Setup of JK:
// float_adder
module float_adder(
    input   clk,
    input   rst,
    input   [31:0]  x,
    input   [31:0]  y,
    output  reg [31:0]  z,
    output  reg [1:0]   overflow, 
    output  reg done
);
    reg [24:0]  m_x, m_y, m_z;
    reg [7:0]   exp_x, exp_y, exp_z;
    reg [2:0]   state_now;
    reg sign_z;
    reg [31:0]  x_q, y_q;
    reg [24:0] out_x,out_y,mid_y,mid_x;
    reg [7:0] move_tot;
    reg [2:0] bigger;
    parameter start = 3'b000, zerocheck = 3'b001, equalcheck = 3'b010, addm = 3'b011, normal = 3'b100, over = 3'b110;
    always @(posedge clk) begin
        if(!rst)begin
            state_now <= start;
            done <= 1'b0;
        end
        else begin
        done <= 1'b0;
        case(state_now)
            start:
                begin
                    x_q <= x;
                    y_q <= y;
                    bigger <= 2'b00;
                    exp_x <= x[30:23];
                    exp_y <= y[30:23];
                    m_x <= {1'b0, 1'b1, x[22:0]};
                    m_y <= {1'b0, 1'b1, y[22:0]};
                    out_x <= 25'b0;
                    out_y <= 25'b0;
                    move_tot <= 8'b0;
                    mid_y<={24'b0,1'b1};
                    mid_x<={24'b0,1'b1};
                    if((x[30:23] == 8'd255 && x[22:0] != 0) || (y[30:23] == 8'd255 && y[22:0] != 0)) 
                        begin
                            overflow <= 2'b11;
                            state_now <= over;
                            sign_z <= 1'b1;
                            exp_z <= 8'b11111111;
                            m_z <= 23'b11111111111111111111111;
                        end
                    else if((x[30:23] == 8'd255 && x[22:0] == 0) || (y[30:23] == 8'd255 && y[22:0] == 0)) 
                        begin
                            overflow <= 2'b11;
                            state_now <= over;
                            sign_z <= 1'b0;
                            exp_z <= 8'b11111111;
                            m_z <= 23'b0;
                        end
                    else
                        begin
                            overflow <= 2'b00;
                            state_now <= zerocheck;
                        end
                end
            zerocheck:
                begin
  ...
Size in the first run: ~2300 cells after synthesis, ~100 I/O pins, roughly 22000 um2 of cells after synthesis.
==> flow/config.mk <==
export PLATFORM = sky130hd
export DESIGN_NAME = float_adder
export DESIGN_NICKNAME = float_adder
export VERILOG_FILES = /design/flow/design.v
export SDC_FILE = /design/flow/constraint.sdc
export NUM_CORES = 4
export LEC_CHECK = 0
export CAP_MARGIN = 20
export CORE_ASPECT_RATIO = 1.82
export CORE_MARGIN = 9
export CORE_UTILIZATION = 65
export CTS_CLUSTER_DIAMETER = 131
export GPL_TIMING_DRIVEN = 1
export SETUP_SLACK_MARGIN = 1.62
export SLEW_MARGIN = 20
==> flow/constraint.sdc <==
create_clock -name core_clock -period 5.5 [get_ports {clk}]
set_input_delay 1.1000 -clock core_clock [delete_from_list [all_inputs] [get_ports {clk}]]
set_output_delay 1.1000 -clock core_clock [all_outputs]
set_load 0.01 [all_outputs]
run.sh (not shown) runs the stock make flow with config.mk's settings and CLKGATE_MAP_FILE=.
JK: PASS, flow complete, no timing, DRC or antenna violations
Edits applied to the flow inputs when going from JK to MS:
Settings: GPL_TIMING_DRIVEN no longer set, was 1; PLACE_DENSITY_LB_ADDON now 0.29, previously not set; CORE_MARGIN now 2, was 9; CTS_CLUSTER_SIZE now 14, previously not set; CORE_UTILIZATION now 72, was 65; SETUP_SLACK_MARGIN now 0.9, was 1.62; CTS_CLUSTER_DIAMETER now 348, was 131; CORE_ASPECT_RATIO no longer set, was 1.82; the clock period (ns, I/O delays scaled along) now 3.47, was 5.5.
## What came out
MS did not make it past 5_1_grt, where a tool error ended it.
On count of cell types in the netlist, JK and MS are neck and neck.
Relative to JK, the post-CTS resize count measured on MS has increased by more than 100%.
MS vs JK on vertical die size: MS is the lower one.
NOTE overall die width JK->MS increased by more than 10%
Compared with JK, weighted congestion at the end of routability-driven global placement in MS increased by more than 10%.
Die: MS smaller than JK
Going from JK to MS, half-perimeter wire length after placement shrinks by about 7.5%.
MS -> JK: cell count after synthesis delta 0, exact match
Number of setup buffers added after CTS | MS above JK
Taking JK as the reference point, the total cell area at the placement stage of MS rises by about 7%.
Cell count in the Yosys report: JK vs MS identical
## Diff of input files: AL against MS
Settings: CTS_CLUSTER_SIZE: 14 -> unset; CTS_CLUSTER_DIAMETER: 348 -> unset; SETUP_SLACK_MARGIN: 0.9 -> unset; PLACE_DENSITY_LB_ADDON: 0.29 -> unset; CORE_UTILIZATION: 72 -> 40; the clock period (ns, I/O delays scaled along): 3.47 -> 5.0.
- The flow did not stop early for AL: all stages ran, and the layout cleared the timing, DRC and antenna checks.
- Against MS, AL comes in 0.78 ns higher on worst setup timing slack at the placement stage.
- Relative to MS, the floorplan die area of AL is higher by about 80%.
- As of AL, sum of net half-perimeters after detailed placement had risen by a few percent compared to MS.
- In AL, total CTS buffers is higher than in MS.
- Diff MS and AL: final estimated routing congestion in global placement higher in MS
Input changes introduced in TR (baseline for comparison: AL):
Settings: a change of the clock period (ns, I/O delays scaled along) from 5.0 to 4.33.
==> comparison <==
TR ended with every stage complete and zero timing, DRC or antenna violations. Comparing TR and AL, the lower post-layout instance count excluding filler cells is on AL. Between TR and AL, it is TR whose highest net fanout along the worst path is lower, by 2. Going from AL to TR, the biggest cell delay along the critical path was found to have gone up by 0.05 ns. Going from AL to TR, power density normalized to cell area went up 38 nW/um2; share of the clock period used by the worst path after layout went up 5.9 points; pre-CTS worst setup slack went down 0.35 ns; slack of the critical path went down 0.36 ns. TR consumes more power than AL does.

== wip/violet ==
Starting RTL as in the previous note.
// float_adder
module float_adder(
    input   clk,
    input   rst,
    input   [31:0]  x,
    input   [31:0]  y,
    output  reg [31:0]  z,
    output  reg [1:0]   overflow, 
    output  reg done
);
export LEC_CHECK = 0
export CAP_MARGIN = 35
export CORE_MARGIN = 2
export CORE_UTILIZATION = 54
export GPL_TIMING_DRIVEN = 0
export MAX_ROUTING_LAYER = met4
export PLACE_DENSITY_LB_ADDON = 0.29
export SLEW_MARGIN = 20
export TNS_END_PERCENT = 35
create_clock -name core_clock -period 5.0 [get_ports {clk}]
wip/violet finished every stage; the final checks, however, were not passed, the failures being setup timing.
diff inputs: wip/violet => wip/onyx
Settings: MAX_ROUTING_LAYER no longer set, was met4; GPL_TIMING_DRIVEN no longer set, was 0; PLACE_DENSITY_LB_ADDON no longer set, was 0.29; TNS_END_PERCENT no longer set, was 35; CORE_UTILIZATION now 64, was 54; SETUP_SLACK_MARGIN now 0.96, previously not set; CAP_MARGIN now 20, was 35; the clock period (ns, I/O delays scaled along) now 3.5, was 5.0.
[summary]
wip/onyx: GRT-0232 in global routing (5_1_grt) -> run aborted. Sort wip/violet and wip/onyx by instance count after placement with tap cells included desc -> top: wip/onyx. Number of buffers inserted during clock tree synthesis (wip/onyx vs. wip/violet) decreases by a few percent. From wip/violet to wip/onyx the numbers moved as follows: flip-flop and latch count after synthesis roughly the same, maximum count of clock buffers along a single path roughly the same, weighted congestion at the end of routability-driven global placement higher. Re number of synthesized flops with an enable pin: no difference whatsoever between wip/violet and wip/onyx. wip/onyx vs. wip/violet: count of buffers added by post-CTS timing repair for setup higher, die area lower, width of the die lower, chip area line of the yosys report roughly the same, worst setup slack before clock tree synthesis higher.
## Diff of input files: wip/zinc against wip/onyx
Settings: CTS_CLUSTER_SIZE newly set to 13; SETUP_SLACK_MARGIN changed from 0.96 to 0.13; CORE_UTILIZATION changed from 64 to 40; the clock period (ns, I/O delays scaled along) changed from 3.5 to 2.49.
==> results <==
- Taking wip/onyx as the reference, in wip/zinc number of H-tree branching levels roughly the same, number of placed instances, taps included now larger, total number of placement rows increased 18.
- The horizontal die dimension number comes out lower for wip/onyx vs wip/zinc.
- | wip/zinc | all stages done | FAIL | setup timing |
- wip/zinc reports a higher half-perimeter wire length of the detailed placement result than wip/onyx does.
- The TritonCTS sink count was comparable across wip/zinc and wip/onyx.
- In wip/zinc the routability-driven placement congestion ratio turned out 3.6% lower than in wip/onyx.
- The area after detailed placement of wip/zinc is higher than that of wip/onyx.
- Diff wip/onyx -> wip/zinc | die size | increase of about 60%
Input changes introduced in wip/umber (baseline for comparison: wip/zinc):
Settings: CAP_MARGIN now 15, was 20; CTS_CLUSTER_SIZE no longer set, was 13; SETUP_SLACK_MARGIN no longer set, was 0.13; MAX_ROUTING_LAYER now met4, previously not set; TNS_END_PERCENT now 95, previously not set; GPL_TIMING_DRIVEN now 0, previously not set; PLACE_DENSITY_LB_ADDON now 0.29, previously not set; the clock period (ns, I/O delays scaled along) now 5.0, was 2.49.
Notes after the runs:
- Not one of wip/umber and wip/zinc finished clean.
- The flow for wip/umber finished, though final verification flagged setup timing.
- In the tables for wip/umber and wip/zinc, final-layout clock buffer total reads lower with wip/umber.
- wip/umber ended up with a higher DRC violation total after the first TritonRoute iteration than wip/zinc did.
- | via count of the first global-routing pass | higher: wip/zinc |
- Going from wip/zinc to wip/umber, register share of total power picked up an extra 7.2 points, total half-perimeter wirelength after legalization and detailed placement shows a reduction of 1.2%, routed wire length lower, power now sits lower, net switching share of the total power essentially unchanged.
What wip/maple does differently from wip/umber at the input level:
Settings: CORE_UTILIZATION: 40 -> 62; GPL_TIMING_DRIVEN: 0 -> unset; PLACE_DENSITY_LB_ADDON: 0.29 -> unset; CAP_MARGIN: 15 -> 20; TNS_END_PERCENT: 95 -> unset; MAX_ROUTING_LAYER: met4 -> unset; the clock period (ns, I/O delays scaled along): 5.0 -> 4.41.
==> comparison <==
- The flow did not stop early for wip/maple: all stages ran, and the layout cleared the timing, DRC and antenna checks.
- wip/maple vs. wip/umber: area fraction of clock buffers and clock inverters dropped 0.17 points; fraction of power consumed by the clock network dropped 0.6 points.
- Changes observed in wip/maple relative to wip/umber: first-iteration DRC count shows an increase of 35%; sequential power shows an increase of about 13%; power consumption shows an increase of about 13%.
Relative to wip/maple, the following input files were edited for wip/lagoon:
Settings: SETUP_SLACK_MARGIN newly set to 0.57; CORE_UTILIZATION changed from 62 to 57; the clock period (ns, I/O delays scaled along) changed from 4.41 to 3.45.
==> comparison <==
- [flow] wip/lagoon | stages: complete | final checks: fail | reason: setup timing
- wip/lagoon vs wip/maple on cell count: wip/lagoon is the higher one.
- Looking at launching element of the worst setup path, the m_y[13]$_DFFE_PP_ result is from wip/lagoon; the m_y[8]$_DFFE_PP_ one comes from wip/maple.
- The total wire length in wip/lagoon is 1.09 times that in wip/maple.
- Multi-input combinational cell area (lower): wip/maple
- wip/lagoon vs wip/maple: global router's overall resource usage down in wip/lagoon
Power is estimated from default activity; no workload was simulated.
